Setup of job 6087:
## Module_Wrapper
module Module_Wrapper (
    input logic ACLK,
    input logic ARESETN,
    input  logic [31:0] AWADDR,
    input  logic AWVALID,
    output logic AWREADY,
    input  logic [31:0] WDATA,
    input  logic WVALID,
    output logic WREADY,
    output logic [1:0] BRESP,
    output logic BVALID,
    input  logic BREADY,
    output logic [1:0] SS,
    output logic MOSI,
    output logic SCLK,
    input  logic MISO
);
Size: ~3,000 cells after synthesis, ~900 flip-flops, roughly 79 I/O pins, roughly 35,000 um2 of cells after synthesis.
Settings: LEC_CHECK=0, ABC_AREA=1, CAP_MARGIN=20, CORE_MARGIN=2, CORE_UTILIZATION=72, CTS_CLUSTER_SIZE=15, PLACE_DENSITY_LB_ADDON=0.29, SETUP_SLACK_MARGIN=-0.11, SLEW_MARGIN=20; clock period 2.14 ns.
run.sh (not shown) runs the stock make flow with config.mk's settings and CLKGATE_MAP_FILE=.
The flow for job 6087 finished, though final verification flagged negative setup slack.
#### Input delta (job 8796 over job 6087)
Settings: CTS_CLUSTER_DIAMETER newly set to 79; SETUP_SLACK_MARGIN changed from -0.11 to -0.1; PLACE_DENSITY_LB_ADDON changed from 0.29 to 0.3; CTS_CLUSTER_SIZE removed (was 15).
[summary]
Cell area power density delta (job 6087 -> job 8796): insignificant
Diff job 6087 and job 8796: number of buffers inserted during clock tree synthesis lower in job 6087
Job 8796 -> job 6087: register area share after synthesis delta 0, exact match
Taking job 6087 as the reference point, the routed length on met1 of job 8796 rises by 580 um.
Across job 6087 and job 8796, no clean finish was achieved.
Status job 6087: flow complete, layout not clean - negative setup slack
Nothing crashed in job 8796 and all stages finished; the problem is that the final layout failed, the offending checks being negative setup slack.
Input changes introduced in job 649 (baseline for comparison: job 8796):
Settings: clearing PLACE_DENSITY_LB_ADDON, which used to be 0.3; clearing CTS_CLUSTER_DIAMETER, which used to be 79; swapping -0.1 for 0.55 in SETUP_SLACK_MARGIN; swapping 72 for 70 in CORE_UTILIZATION; putting CTS_CLUSTER_SIZE at 17 where nothing was set.
[summary]
- Job 649 against job 8796: worst reg-to-reg path cell count rose by 5, critical path depth rose by 7.
- Reported leakage power, job 649 vs job 8796: up by a few percent
- In job 649 the implementation ran to completion but is not tape-out ready, as the final checks report negative setup slack.
- Final area: job 649 worse than job 8796
- Count of cells along the worst hold path (job 649 over job 8796): decrease, 1
## Diff of input files: job 8506 against job 649
Settings: an added TNS_END_PERCENT of 80; a change of SETUP_SLACK_MARGIN from 0.55 to -0.09; an added CTS_CLUSTER_DIAMETER of 188; a change of CORE_UTILIZATION from 70 to 72; an added GPL_ROUTABILITY_DRIVEN of 0; a change of CTS_CLUSTER_SIZE from 17 to 15; an added MAX_ROUTING_LAYER of met5; a change of CAP_MARGIN from 20 to 40; an added PLACE_DENSITY_LB_ADDON of 0.06; an added CELL_PAD_IN_SITES_DETAIL_PLACEMENT of 0.
Results
The final report for job 8506 shows a completed flow and a layout that fails verification, specifically negative setup slack.
Number of placement rows (higher): job 649
The combined global-route utilization of all metal layers in job 8506 was lower than what job 649 gave.
Job 8506 against job 649: number of filler cells placed in the layout grew by 307; number of global-route vias before repair shrank by 2.3%; logic depth of the worst path, buffers included shrank by 6.
Setup changes, job 8506 to job 1236
Settings: clearing CTS_CLUSTER_SIZE, which used to be 15; clearing PLACE_DENSITY_LB_ADDON, which used to be 0.06; clearing TNS_END_PERCENT, which used to be 80; clearing SETUP_SLACK_MARGIN, which used to be -0.09; clearing MAX_ROUTING_LAYER, which used to be met5; swapping 40 for 20 in CAP_MARGIN; clearing CELL_PAD_IN_SITES_DETAIL_PLACEMENT, which used to be 0; clearing CTS_CLUSTER_DIAMETER, which used to be 188; clearing GPL_ROUTABILITY_DRIVEN, which used to be 0; swapping 2.14 for 10.8 in the clock period (ns, I/O delays scaled along).
### Flow results
Job 1236 reached the end of the flow, and the finished layout is clean on the timing, design-rule and antenna checks.
Lower total of plain and repair buffers excluding clock buffers goes to job 1236 over job 8506.
Job 1236 against job 8506: count of clock-buffer cells in the layout grew by 4; setup slack rose by 6.29 ns; width of the die neither gained nor lost much; biggest cell delay along the critical path higher.
Run comparison: job 8506 worst setup path startpoint ss_fifo_inst.wr_ptr_gry[1]$_SDFFE_PN0P_; job 1236 worst setup path startpoint tx_fifo_inst.wr_ptr_gry[2]$_SDFFE_PN0P_
In job 1236, the share of total power consumed by net switching came out 0.37 points below the value in job 8506.
> inputs changed (job 1236 -> job 6961)
Settings: CTS_CLUSTER_DIAMETER newly set to 367; the clock period (ns, I/O delays scaled along) changed from 10.8 to 2.15.
==> results <==
In job 6961 the implementation ran to completion but is not tape-out ready, as the final checks report negative setup slack. Job 6961 against job 1236: via count now larger, vias per cell did not really move, total negative slack for setup checks now sits lower, setup slack of the critical path after layout fell 6.34 ns. Between job 6961 and job 1236, the clock-buffer cell count is lower for job 1236. Compared with job 1236, job 6961 shows a lower final-layout worst hold slack.

========
run A:
Module_Wrapper again, from the RTL that the note above started with.
// Module_Wrapper
module Module_Wrapper (
    input logic ACLK,
    input logic ARESETN,
    input  logic [31:0] AWADDR,
    input  logic AWVALID,
    output logic AWREADY,
    input  logic [31:0] WDATA,
    input  logic WVALID,
    output logic WREADY,
    output logic [1:0] BRESP,
    output logic BVALID,
    input  logic BREADY,
    output logic [1:0] SS,
    output logic MOSI,
    output logic SCLK,
    input  logic MISO
);
    logic sclk_int, sclk_tick;
    logic fready_full, fready_empty;
    logic wr_en, rd_en;
    logic [31:0] tx_data_bus, ss_data_bus;
    logic [31:0] fifo_tx_out, fifo_ss_out;
    logic [33:0] data_to_master;
    logic go, dready, sresp;
    logic tx_full, tx_empty, ss_full, ss_empty;
    FDIVIDER fdiv_inst (
        .ACLK(ACLK),
        .RESTN(ARESETN),
        .SCLK(sclk_int),
        .TICK(sclk_tick)
    );
    AXI_SLAVE axi_inst (
        .ACLK(ACLK),
        .ARESETN(ARESETN),
        .AWADDR(AWADDR), .AWVALID(AWVALID), .AWREADY(AWREADY),
        .WDATA(WDATA), .WVALID(WVALID), .WREADY(WREADY),
        .BRESP(BRESP), .BVALID(BVALID), .BREADY(BREADY),
        .FREADY_full(fready_full),
        .wr_en(wr_en),
        .Tx_data_out(tx_data_bus),
        .SS_data_out(ss_data_bus)
    );
    Async_Tx_FIFO tx_fifo_inst (
        .ACLK(ACLK),
        .SCLK(sclk_tick),
        .rst_n(ARESETN),
        .data_in(tx_data_bus),
        .wr_en(wr_en),
  ...
==> flow/config.mk <==
export PLATFORM = sky130hd
export DESIGN_NAME = Module_Wrapper
export DESIGN_NICKNAME = Module_Wrapper
export VERILOG_FILES = /design/flow/design.v
export SDC_FILE = /design/flow/constraint.sdc
export NUM_CORES = 4
export LEC_CHECK = 0
export ABC_AREA = 0
export CAP_MARGIN = 20
export CELL_PAD_IN_SITES_DETAIL_PLACEMENT = 1
export CORE_MARGIN = 10
export CORE_UTILIZATION = 21
export CTS_CLUSTER_DIAMETER = 188
export CTS_CLUSTER_SIZE = 25
export GPL_ROUTABILITY_DRIVEN = 0
export MAX_ROUTING_LAYER = met5
export PLACE_DENSITY_LB_ADDON = 0.02
export SETUP_SLACK_MARGIN = -0.25
export SLEW_MARGIN = 20
export TNS_END_PERCENT = 80
==> flow/constraint.sdc <==
create_clock -name core_clock -period 3.1 [get_ports {ACLK}]
set_input_delay 0.6200 -clock core_clock [delete_from_list [all_inputs] [get_ports {ACLK}]]
set_output_delay 0.6200 -clock core_clock [all_outputs]
set_load 0.01 [all_outputs]
The final layout from run A, which completed every stage, passed the timing, design-rule and antenna checks at the end of the flow.
> inputs changed (run A -> run B)
Settings: changing CORE_UTILIZATION from 21 to 72; removing PLACE_DENSITY_LB_ADDON (formerly 0.02); removing CTS_CLUSTER_SIZE (formerly 25); removing MAX_ROUTING_LAYER (formerly met5); removing CTS_CLUSTER_DIAMETER (formerly 188); removing TNS_END_PERCENT (formerly 80); removing CELL_PAD_IN_SITES_DETAIL_PLACEMENT (formerly 1); changing SETUP_SLACK_MARGIN from -0.25 to -0.11; removing ABC_AREA (formerly 0); changing CORE_MARGIN from 10 to 2; removing GPL_ROUTABILITY_DRIVEN (formerly 0); changing the clock period (ns, I/O delays scaled along) from 3.1 to 2.14.
==> comparison <==
No crash in run B: every stage finished, but the layout fails its final checks due to setup timing. NOTE total power draw run A->run B increased by more than half. Between run B and run A, the final cycle utilization of the critical path is higher for run B. Going from run A to run B, via density per instance saw an increase, static leakage power saw an increase, sequential share of cell area saw an increase. In the metrics for run B and run A, the one carrying the lower via count of the first global-routing pass is run B. Delta (run B minus run A): via count picked up an extra about 6%, remaining antenna violation count stayed essentially flat.
diff inputs: run B => run C
Settings: PLACE_DENSITY_LB_ADDON now 0.2, previously not set; CTS_CLUSTER_SIZE now 92, previously not set; ABC_AREA now 1, previously not set.
Going from run B to run C, post-synthesis area per instance shrinks by about 34%. Compared with run B, run C shows a higher power. | run C | all stages done | FAIL | setup timing |. On worst vdd rail ir drop, run C does better than run B. After detailed routing, run B needs less wire than run C. Going from run B to run C, average vias per placed instance dropped about 4%, count of placed standard cells in the final layout, fillers left out climbed 38%.
> inputs changed (run C -> run D)
Settings: CTS_CLUSTER_SIZE changed from 92 to 79; SETUP_SLACK_MARGIN changed from -0.11 to -0.1; PLACE_DENSITY_LB_ADDON removed (was 0.2).
## What came out
Across run D and run C, no clean finish was achieved. | run D | all stages done | FAIL | setup timing |. Every stage of run C finished as expected; the final checks, on the other hand, flagged setup timing, which means the layout fails. Comparing run D against run C, there is no change at all in number of nets produced by synthesis. Looking at global-route usage over all layers across run D and run C, the one that comes out lower is run D. The peak clock frequency supported by timing in run D sits 11 MHz above the value recorded for run C. | worst setup slack after placement | run C vs run D | ≈ equal |. Looking at final core area utilization across run D and run C, the one that comes out lower is run D.
#### Input delta (run E over run D)
Settings: CORE_UTILIZATION now 70, was 72; CTS_CLUSTER_SIZE no longer set, was 79; the clock period (ns, I/O delays scaled along) now 2.19, was 2.14.
Findings:
- Run E: complete, dirty (setup timing)
- Run comparison: run E top routing layer in use met5; run D top routing layer in use met4
- Run D → run E: placeable core region climbed 1300 sq um; total power after layout dropped 0.0010 W; design area climbed about 1.5%; fraction of power consumed by the clock network dropped 0.4 points.
- Against run D as the reference, run E delivers a higher final-layout fill cell count.
- Diff run D -> run E | detail-routed via count per cell | decrease of about 1.8%
- Of the two candidates, run D has the better aggregate routed wire length and run E the worse one.
- Per the comparison of run E with run D, flop share of the area has decreased, post-layout period usage of the worst path now sits lower, power per cell area has decreased, total area of sequential cells shows no meaningful change.
diff inputs: run E => run F
Settings: a deleted ABC_AREA that had been 1; a deleted SETUP_SLACK_MARGIN that had been -0.1; a change of CORE_UTILIZATION from 70 to 29; a change of the clock period (ns, I/O delays scaled along) from 2.19 to 3.86.
## What came out
Run E → run F: multiplexer fraction of the synthesized cell area grew by 13 points, total power per unit cell area decreased 350 nW/um^2, number of pins exceeding their max-slew limit in the final report stayed essentially flat, layout inverter count without the clock tree shows a reduction of 133, sequential power dropped 43%. Run F completed every stage of the flow, and the final layout passed the timing, design-rule and antenna checks. Run F against run E: post-detailed-routing wire length has decreased, non-clock buffer count down about 30%.
Power figures rest on the tool's default switching activity, not on a simulated workload.
